==> run E: inputs <==
// convolution_stage2
module convolution_stage2 (
          in1,
          in2,
          in3,
          in4,
          in5,
          in6,
          in7,
          in8,
          clk,
          rst,
          start,
          conv_out
  );
input [99:0] in1, in2, in3, in4, in5, in6, in7, in8;
input         clk, rst, start;
output reg [7:0] conv_out;
wire  [3:0]  in1_1, in1_2, in1_3, in1_4, in1_5, in1_6, in1_7, in1_8, in1_9, in1_10, in1_11, in1_12, in1_13;
wire [3:0]   in1_14, in1_15, in1_16, in1_17, in1_18, in1_19, in1_20, in1_21, in1_22, in1_23, in1_24, in1_25;
wire  [3:0]  in2_1, in2_2, in2_3, in2_4, in2_5, in2_6, in2_7, in2_8, in2_9, in2_10, in2_11, in2_12, in2_13;
wire [3:0]   in2_14, in2_15, in2_16, in2_17, in2_18, in2_19, in2_20, in2_21, in2_22, in2_23, in2_24, in2_25;
wire  [3:0]  in3_1, in3_2, in3_3, in3_4, in3_5, in3_6, in3_7, in3_8, in3_9, in3_10, in3_11, in3_12, in3_13;
wire [3:0]   in3_14, in3_15, in3_16, in3_17, in3_18, in3_19, in3_20, in3_21, in3_22, in3_23, in3_24, in3_25;
wire  [3:0]  in4_1, in4_2, in4_3, in4_4, in4_5, in4_6, in4_7, in4_8, in4_9, in4_10, in4_11, in4_12, in4_13;
wire [3:0]   in4_14, in4_15, in4_16, in4_17, in4_18, in4_19, in4_20, in4_21, in4_22, in4_23, in4_24, in4_25;
wire  [3:0]  in5_1, in5_2, in5_3, in5_4, in5_5, in5_6, in5_7, in5_8, in5_9, in5_10, in5_11, in5_12, in5_13;
wire [3:0]   in5_14, in5_15, in5_16, in5_17, in5_18, in5_19, in5_20, in5_21, in5_22, in5_23, in5_24, in5_25;
wire  [3:0]  in6_1, in6_2, in6_3, in6_4, in6_5, in6_6, in6_7, in6_8, in6_9, in6_10, in6_11, in6_12, in6_13;
  ...
clock: 23.1 ns
lec_check: 0
cap_margin: 40
cell_pad_in_sites_detail_placement: 2
core_margin: 6
core_utilization: 56
gpl_routability_driven: 0
gpl_timing_driven: 1
max_routing_layer: met4
min_routing_layer: met2
place_density_lb_addon: 0.09
setup_slack_margin: 0.86
slew_margin: 5
run.sh (not shown) runs the stock make flow with config.mk's settings and CLKGATE_MAP_FILE=.
==> run F (differences from run E) <==
Settings changed: ABC_AREA set to 1, CAP_MARGIN 40 to 20, CELL_PAD_IN_SITES_DETAIL_PLACEMENT 2 to not set, CELL_PAD_IN_SITES_GLOBAL_PLACEMENT set to 3, CORE_ASPECT_RATIO set to 1.43, CORE_MARGIN 6 to 2, CORE_UTILIZATION 56 to 60, PLACE_DENSITY set to 0.49, PLACE_DENSITY_LB_ADDON 0.09 to not set, SETUP_SLACK_MARGIN 0.86 to -0.19, SLEW_MARGIN 5 to 25, TNS_END_PERCENT set to 95.
==> flow/constraint.sdc (replaced) <==
create_clock -name core_clock -period 14.5 [get_ports {clk}]
set_input_delay 2.9000 -clock core_clock [delete_from_list [all_inputs] [get_ports {clk}]]
set_output_delay 2.9000 -clock core_clock [all_outputs]
set_load 0.01 [all_outputs]
==> run P (differences from run E) <==
Settings changed: CAP_MARGIN 40 to 20, CELL_PAD_IN_SITES_DETAIL_PLACEMENT 2 to not set, CORE_MARGIN 6 to 2, CORE_UTILIZATION 56 to 58, GPL_ROUTABILITY_DRIVEN 0 to not set, GPL_TIMING_DRIVEN 1 to not set, MAX_ROUTING_LAYER met4 to not set, MIN_ROUTING_LAYER met2 to not set, PLACE_DENSITY_LB_ADDON 0.09 to not set, SETUP_SLACK_MARGIN 0.86 to 2.6, SLEW_MARGIN 5 to 20.
==> flow/constraint.sdc (replaced) <==
create_clock -name core_clock -period 10.2 [get_ports {clk}]
set_input_delay 2.0400 -clock core_clock [delete_from_list [all_inputs] [get_ports {clk}]]
set_output_delay 2.0400 -clock core_clock [all_outputs]
set_load 0.01 [all_outputs]
==> Slide: Implementation Results <==
Run Summary

Synth
  – Synthesis area per yosys: 62800 sq um
  – Mapped Cells: 7243
  – Synth unique cells: 32
  – Adder Area Share: 56.8%
  – Synth Area in Simple Gates: around a fifth
  – Post-synth top area share: 31.6%
  – XORs/XNORs by Area: 8.14%

Die
  – Row count: roughly 120
  – CORE AREA: 111000 sq um
  – Top Ports: 811
  – Initial Util: 56.6%
  – Die width: between 300 and 400 um

Run status
  – Tool error: Error: detail_place.tcl, 38 bad optional access
  – Status: did not finish
  – Last stage: detailed placement
The numbers above come from run E.

==> Slide: Implementation Results <==
Physical Implementation Snapshot

Die
  – Die width: around 330 um
  – Top Ports: 811
  – CORE AREA: approximately 110000 sq um

STA
  – Setup violators final: 5
  – Post-route setup slack: -1.86 ns

Synth
  – Mapped Cells: around 7200
  – XORs/XNORs by Area: 8.14%
  – Synth Area in Simple Gates: a little under 20%
  – Synth unique cells: 32
  – Post-synth top area share: 31.6%

Run status
  – SO Viols: setup timing
  – Status: finished with violations
The numbers above come from run P.

==> Slide: Implementation Results <==
Run Summary

Run status
  – Status: did not finish
  – Last stage: global placement without I/O
  – Tool error: [ERROR GPL-0301] Utilization 135.293 % exceeds 100%.

Die
  – Initial Util: between 60% and 70%
  – Die width: between 200 and 300 um
  – Row count: 146

Synth
  – Adder Area Share: around 54%
  – Post-synth top area share: 29.8%
  – Synth Area in Simple Gates: 24.1%
  – XORs/XNORs by Area: approximately 2.2%
  – Mapped Cells: 9524
The numbers above come from run F.


==> job 2145: inputs <==
convolution_stage2 again, from the RTL that the note above started with.
Settings: LEC_CHECK=0, ABC_AREA=0, CAP_MARGIN=20, CORE_ASPECT_RATIO=1.43, CORE_MARGIN=2, CORE_UTILIZATION=71, CTS_CLUSTER_SIZE=42, GPL_ROUTABILITY_DRIVEN=1, GPL_TIMING_DRIVEN=1, MAX_ROUTING_LAYER=met4, SETUP_SLACK_MARGIN=0.21, SLEW_MARGIN=25, TNS_END_PERCENT=95; clock period 12.2 ns.
==> inputs of job 3651, as changes to job 2145 <==
- CORE_ASPECT_RATIO: 1.43 -> 0.94
- CORE_UTILIZATION: 71 -> 65
- CTS_CLUSTER_DIAMETER: unset -> 230
- CTS_CLUSTER_SIZE: 42 -> 43
- HOLD_SLACK_MARGIN: unset -> -0.04
- MAX_ROUTING_LAYER: met4 -> met5
==> flow/constraint.sdc (replaced) <==
create_clock -name core_clock -period 7.48 [get_ports {clk}]
set_input_delay 1.4960 -clock core_clock [delete_from_list [all_inputs] [get_ports {clk}]]
set_output_delay 1.4960 -clock core_clock [all_outputs]
set_load 0.01 [all_outputs]
==> impl_metrics.py <==
# Generated from Yosys and OpenROAD reports
metrics = {
    "placed_design": {
        "preCtsSetupSlack_ns": -0.980,
        "gp_congestion": 1.11,
        "dpl_cell_area_mm2": 0.0798,
    },
    "cts": {
        "cts_setup_buffers": 2,
        "post_cts_resized": 37,
    },
    "floorplan": {
        "fp_util_pct": 71.5,
        "die_width_um": 253,
        "coreArea_mm2": 0.0878,
        "std_cell_rows": 130,
    },
    "status": {
        "status": "did not finish",
        "stop_stage": "global routing",
    },
    "synth": {
        "syn_area_per_cell_um2": 8.67,
        "ys_top_cells_by_area": "fa_1 (32%), ha_1 (25%), and3_1 (11%)",
    },
}
(the above is from job 2145)
==> impl_metrics.py <==
# Flow results
metrics = {
    "status": {
        "status": "failed layout checks",
        "so.violations": "negative setup slack",
    },
    "synth": {
        "syn_area_per_cell_um2": 8.67,
        "ys_top_cells_by_area": "fa_1 (32%), ha_1 (25%), and3_1 (11%)",
    },
    "placed_design": {
        "dpl_cell_area_mm2": 0.0820,
        "preCtsSetupSlack_ns": -4.60,
    },
    "cts": {
        "post_cts_resized": 196,
        "cts_setup_buffers": 31,
    },
    "floorplan": {
        "fp_util_pct": 65.6,
        "coreArea_mm2": 0.0958,
        "std_cell_rows": 110,
    },
    "sta": {
        "setup_ws_ns": -4.56,
        "setup_violations": 7,
    },
}
(the above is from job 3651)

==> exp/pepper: inputs <==
convolution_stage2 again, from the RTL that the note above started with.
Settings: LEC_CHECK=0, CAP_MARGIN=20, CORE_MARGIN=2, CORE_UTILIZATION=71, CTS_CLUSTER_SIZE=47, MAX_ROUTING_LAYER=met4, SETUP_SLACK_MARGIN=0.65, SLEW_MARGIN=20; clock period 11.9 ns.
==> inputs of exp/garnet, as changes to exp/pepper <==
- ABC_AREA: unset -> 1
- CORE_ASPECT_RATIO: unset -> 1.98
- CORE_UTILIZATION: 71 -> 40
- CTS_CLUSTER_DIAMETER: unset -> 342
- CTS_CLUSTER_SIZE: 47 -> 100
- MAX_ROUTING_LAYER: met4 -> unset
- SETUP_SLACK_MARGIN: 0.65 -> unset
==> flow/constraint.sdc (replaced) <==
create_clock -name core_clock -period 14.0 [get_ports {clk}]
set_input_delay 2.8000 -clock core_clock [delete_from_list [all_inputs] [get_ports {clk}]]
set_output_delay 2.8000 -clock core_clock [all_outputs]
set_load 0.01 [all_outputs]
==> inputs of exp/yarrow, as changes to exp/pepper <==
- CORE_UTILIZATION: 71 -> 24
- CTS_CLUSTER_SIZE: 47 -> unset
- MAX_ROUTING_LAYER: met4 -> unset
- SETUP_SLACK_MARGIN: 0.65 -> unset
==> flow/constraint.sdc (replaced) <==
create_clock -name core_clock -period 13.5 [get_ports {clk}]
set_input_delay 2.7000 -clock core_clock [delete_from_list [all_inputs] [get_ports {clk}]]
set_output_delay 2.7000 -clock core_clock [all_outputs]
set_load 0.01 [all_outputs]
==> inputs of exp/quartz, as changes to exp/pepper <==
- ABC_AREA: unset -> 1
- CORE_ASPECT_RATIO: unset -> 0.5
- CORE_UTILIZATION: 71 -> 67
- CTS_CLUSTER_DIAMETER: unset -> 342
- CTS_CLUSTER_SIZE: 47 -> 100
- MAX_ROUTING_LAYER: met4 -> unset
- SETUP_SLACK_MARGIN: 0.65 -> unset
- TNS_END_PERCENT: unset -> 5
==> flow/constraint.sdc (replaced) <==
create_clock -name core_clock -period 14.0 [get_ports {clk}]
set_input_delay 2.8000 -clock core_clock [delete_from_list [all_inputs] [get_ports {clk}]]
set_output_delay 2.8000 -clock core_clock [all_outputs]
set_load 0.01 [all_outputs]
==> changes_impl.md <==
## Implementation

* Status: finished clean
* Yosys cell count at 9524
* Mapped cell area at 0.06656 mm²
* Dpl hpwl at 228.5 mm
* Remaining Overflow, GRT at 0
* Die height at 578.0 µm
* Row Count at 210
* FP Core Util at 40.27%
Source of the figures above: exp/garnet

==> changes_impl.md <==
## Implementation

* GRT busiest layer: met2
* Initial antenna violation count at 85
* Yosys cell count at 7243
* Drt wl/cell at 20.33 µm
* Mapped cell area at 0.06282 mm²
* Row Count at 187
* OpenROAD warnings at 27
* Status: finished clean
* Mux share at 0%
* Dpl hpwl at 223.8 mm
* WL met2 at 117.4 mm
* Total stage count of the critical path at 39
* Placer's final routability congestion estimate at 0.9234
* FP Core Util at 24.17%
* Core Region at 0.2599 mm²
* Remaining Overflow, GRT at 0
Source of the figures above: exp/yarrow

==> changes_impl.md <==
### Physical design

* Halt Stage: 5_1_grt
* Die height at 301.5 µm
* Row Count at 109
* FP Core Util at 71.42%
* Status: stopped before the end
* Run Error: [ERROR GRT-0232] Routing congestion too high. Check the congestion heatmap in the GUI.
* Remaining Overflow, GRT at 34
* Mapped cell area at 0.06282 mm²
* Yosys cell count at 7243
Source of the figures above: exp/pepper

==> changes_impl.md <==
## Implementation

* AND-OR/OR-AND Cells, Area Fraction at 6.175%
* Synth cell count leaders: inv_1 (2264), nand2_1 (1830), nor2_1 (1275), ha_1 (1266), fa_1 (992)
* Max incr delay on CP at 0.58 ns
* Mapped cell area at 0.06656 mm²
* Min-Delay Path Depth at 2
* Die height at 226.9 µm
* FP Core Util at 67.84%
* Status: finished clean
* Yosys cell count at 9524
* Final Net Count at 13340
* Drt total wl at 191.5 mm
* Remaining Overflow, GRT at 0
* Hold-fix buffers, CTS at 0
Source of the figures above: exp/quartz


==> willow: inputs <==
convolution_stage2 again, from the RTL that the note above started with.
clock: 11.9 ns
lec_check: 0
cap_margin: 20
core_margin: 2
core_utilization: 70
cts_cluster_diameter: 200
cts_cluster_size: 40
setup_slack_margin: -0.98
slew_margin: 40
==> fjord (differences from willow) <==
--- a/flow/config.mk
+++ b/flow/config.mk
@@ -9,6 +9,3 @@
 export CORE_MARGIN = 2
-export CORE_UTILIZATION = 70
-export CTS_CLUSTER_DIAMETER = 200
-export CTS_CLUSTER_SIZE = 40
-export SETUP_SLACK_MARGIN = -0.98
-export SLEW_MARGIN = 40
+export CORE_UTILIZATION = 40
+export SLEW_MARGIN = 20
==> flow/constraint.sdc (replaced) <==
create_clock -name core_clock -period 13.5 [get_ports {clk}]
set_input_delay 2.7000 -clock core_clock [delete_from_list [all_inputs] [get_ports {clk}]]
set_output_delay 2.7000 -clock core_clock [all_outputs]
set_load 0.01 [all_outputs]
==> xenon (differences from willow) <==
--- a/flow/config.mk
+++ b/flow/config.mk
@@ -8,7 +8,6 @@
 export CAP_MARGIN = 20
-export CORE_MARGIN = 2
-export CORE_UTILIZATION = 70
-export CTS_CLUSTER_DIAMETER = 200
-export CTS_CLUSTER_SIZE = 40
-export SETUP_SLACK_MARGIN = -0.98
-export SLEW_MARGIN = 40
+export CORE_MARGIN = 8
+export CORE_UTILIZATION = 55
+export PLACE_DENSITY_LB_ADDON = 0.24
+export SETUP_SLACK_MARGIN = 1.36
+export SLEW_MARGIN = 15
==> flow/constraint.sdc (replaced) <==
create_clock -name core_clock -period 11.1 [get_ports {clk}]
set_input_delay 2.2200 -clock core_clock [delete_from_list [all_inputs] [get_ports {clk}]]
set_output_delay 2.2200 -clock core_clock [all_outputs]
set_load 0.01 [all_outputs]
==> out/metrics.csv <==
stage,metric,value,unit
run_status,outcome,stopped before the end,
run_status,Failed at,global routing (5_1_grt),
run_status,First Err,[ERROR GRT-0232] Routing congestion too high. Check the congestion heatmap in the GUI.,
placement,Setup WS pre-CTS,-1520,ps
global_routing,total gr overflow,800,
die,core area,88600,µm²
placement,routability cong.,1.06,
cts,Post-CTS Setup Bufs,3,
die,FP Rows,109,
global_routing,met1 Track Usage GR,81.9,%
die,Die Span Y,304,µm
placement,placed instance count,10200,
global_routing,GRT Total Usage,86.2,%
global_routing,met2 usage,99.5,%
global_routing,met3 Use GR,76.9,%
Source of the figures above: willow

==> out/metrics.csv <==
stage,metric,value,unit
run_status,outcome,"complete, but fails checks",
run_status,SO Faults,setup timing,
global_routing,total gr overflow,0,
cts,Post-CTS Setup Bufs,23,
final_timing,final setup margin,-1180,ps
final_timing,Setup Viol. Count Final,4,
global_routing,met2 usage,60.5,%
die,Die Span Y,354,µm
die,FP Rows,124,
global_routing,met3 Use GR,6.11,%
global_routing,met1 Track Usage GR,39.9,%
die,core area,114000,µm²
placement,Setup WS pre-CTS,-1670,ps
placement,placed instance count,10600,
Source of the figures above: xenon

==> out/metrics.csv <==
stage,metric,value,unit
global_routing,met2 usage,48.7,%
global_routing,GRT Total Usage,27.4,%
placement,Setup WS pre-CTS,-41.4,ps
die,Die Span Y,400,µm
global_routing,met1 Track Usage GR,35.4,%
die,FP Rows,145,
global_routing,met3 Use GR,2.52,%
run_status,outcome,timing/DRC/antenna clean,
global_routing,total gr overflow,0,
Source of the figures above: fjord


==> sierra <==
convolution_stage2 again, from the RTL that the note above started with.
export LEC_CHECK = 0
export ABC_AREA = 1
export CAP_MARGIN = 20
export CELL_PAD_IN_SITES_DETAIL_PLACEMENT = 1
export CORE_ASPECT_RATIO = 1.17
export CORE_MARGIN = 4
export CORE_UTILIZATION = 52
export CTS_CLUSTER_SIZE = 86
export HOLD_SLACK_MARGIN = 0.07
export MAX_ROUTING_LAYER = met4
export PLACE_DENSITY_LB_ADDON = 0.07
export SETUP_SLACK_MARGIN = 0.13
export SLEW_MARGIN = 20
export TNS_END_PERCENT = 90
create_clock -name core_clock -period 22.0 [get_ports {clk}]
==> inputs of yarrow, as changes to sierra <==
ABC_AREA = default   (was 1)
CELL_PAD_IN_SITES_DETAIL_PLACEMENT = default   (was 1)
CORE_ASPECT_RATIO = default   (was 1.17)
CORE_MARGIN = 2   (was 4)
CORE_UTILIZATION = 65   (was 52)
CTS_CLUSTER_SIZE = default   (was 86)
HOLD_SLACK_MARGIN = default   (was 0.07)
MAX_ROUTING_LAYER = default   (was met4)
PLACE_DENSITY_LB_ADDON = default   (was 0.07)
SETUP_SLACK_MARGIN = -0.12   (was 0.13)
TNS_END_PERCENT = default   (was 90)
==> flow/constraint.sdc (replaced) <==
create_clock -name core_clock -period 11.9 [get_ports {clk}]
set_input_delay 2.3800 -clock core_clock [delete_from_list [all_inputs] [get_ports {clk}]]
set_output_delay 2.3800 -clock core_clock [all_outputs]
set_load 0.01 [all_outputs]
==> inputs of violet, as changes to sierra <==
ABC_AREA = default   (was 1)
CELL_PAD_IN_SITES_DETAIL_PLACEMENT = default   (was 1)
CORE_ASPECT_RATIO = default   (was 1.17)
CORE_MARGIN = 2   (was 4)
CORE_UTILIZATION = 71   (was 52)
CTS_CLUSTER_DIAMETER = 200   (was default)
CTS_CLUSTER_SIZE = 41   (was 86)
HOLD_SLACK_MARGIN = default   (was 0.07)
MAX_ROUTING_LAYER = default   (was met4)
PLACE_DENSITY_LB_ADDON = default   (was 0.07)
SETUP_SLACK_MARGIN = -0.98   (was 0.13)
TNS_END_PERCENT = default   (was 90)
==> flow/constraint.sdc (replaced) <==
create_clock -name core_clock -period 11.9 [get_ports {clk}]
set_input_delay 2.3800 -clock core_clock [delete_from_list [all_inputs] [get_ports {clk}]]
set_output_delay 2.3800 -clock core_clock [all_outputs]
set_load 0.01 [all_outputs]
==> inputs of ember, as changes to sierra <==
ABC_AREA = default   (was 1)
CELL_PAD_IN_SITES_DETAIL_PLACEMENT = default   (was 1)
CORE_ASPECT_RATIO = default   (was 1.17)
CORE_MARGIN = 2   (was 4)
CORE_UTILIZATION = 40   (was 52)
CTS_CLUSTER_SIZE = default   (was 86)
HOLD_SLACK_MARGIN = default   (was 0.07)
MAX_ROUTING_LAYER = default   (was met4)
PLACE_DENSITY_LB_ADDON = default   (was 0.07)
SETUP_SLACK_MARGIN = default   (was 0.13)
TNS_END_PERCENT = default   (was 90)
==> flow/constraint.sdc (replaced) <==
create_clock -name core_clock -period 14.0 [get_ports {clk}]
set_input_delay 2.8000 -clock core_clock [delete_from_list [all_inputs] [get_ports {clk}]]
set_output_delay 2.8000 -clock core_clock [all_outputs]
set_load 0.01 [all_outputs]
==> qor summary <==
Combinational cell area excluding buffers and inverters: ember 57060 sq um; violet -; yarrow 57540 sq um; sierra 57310 sq um
Final sum of negative setup slack: ember 0 ns; violet -; yarrow -0.8109 ns; sierra 0 ns
Final design area excluding fillers: ember 73720 sq um; violet -; yarrow 81960 sq um; sierra 76470 sq um
Status: ember complete, no violations; violet aborted with a tool error; yarrow failed layout checks; sierra complete, no violations
Stage where the flow stopped: ember -; violet 5_1_grt; yarrow -; sierra -
Violated checks: ember -; violet -; yarrow setup timing; sierra -
Clk cell area share: ember 0.1018%; violet -; yarrow 0.09159%; sierra 0.09817%
Pre-CTS setup slack: ember 0.3193 ns; violet -1.435 ns; yarrow -0.9208 ns; sierra 5.089 ns
Number of non-clock inverters in the layout: ember 1246; violet -; yarrow 1246; sierra 2268
Max Cap Violations: ember 0; violet -; yarrow 0; sierra 0
Weighted congestion reported at the end of routability-driven placement: ember 0.9672; violet 1.055; yarrow 1.049; sierra 0.9603
Initial core utilization: ember 40.26%; violet 71.42%; yarrow 65.25%; sierra 52.54%
Chip Area: ember 160200 sq um; violet 90880 sq um; yarrow 99150 sq um; sierra 133800 sq um
Hold Path End: ember conv_out[1]; violet -; yarrow conv_out[7]; sierra conv_out[7]
# diodes: ember 33; violet -; yarrow 43; sierra 40
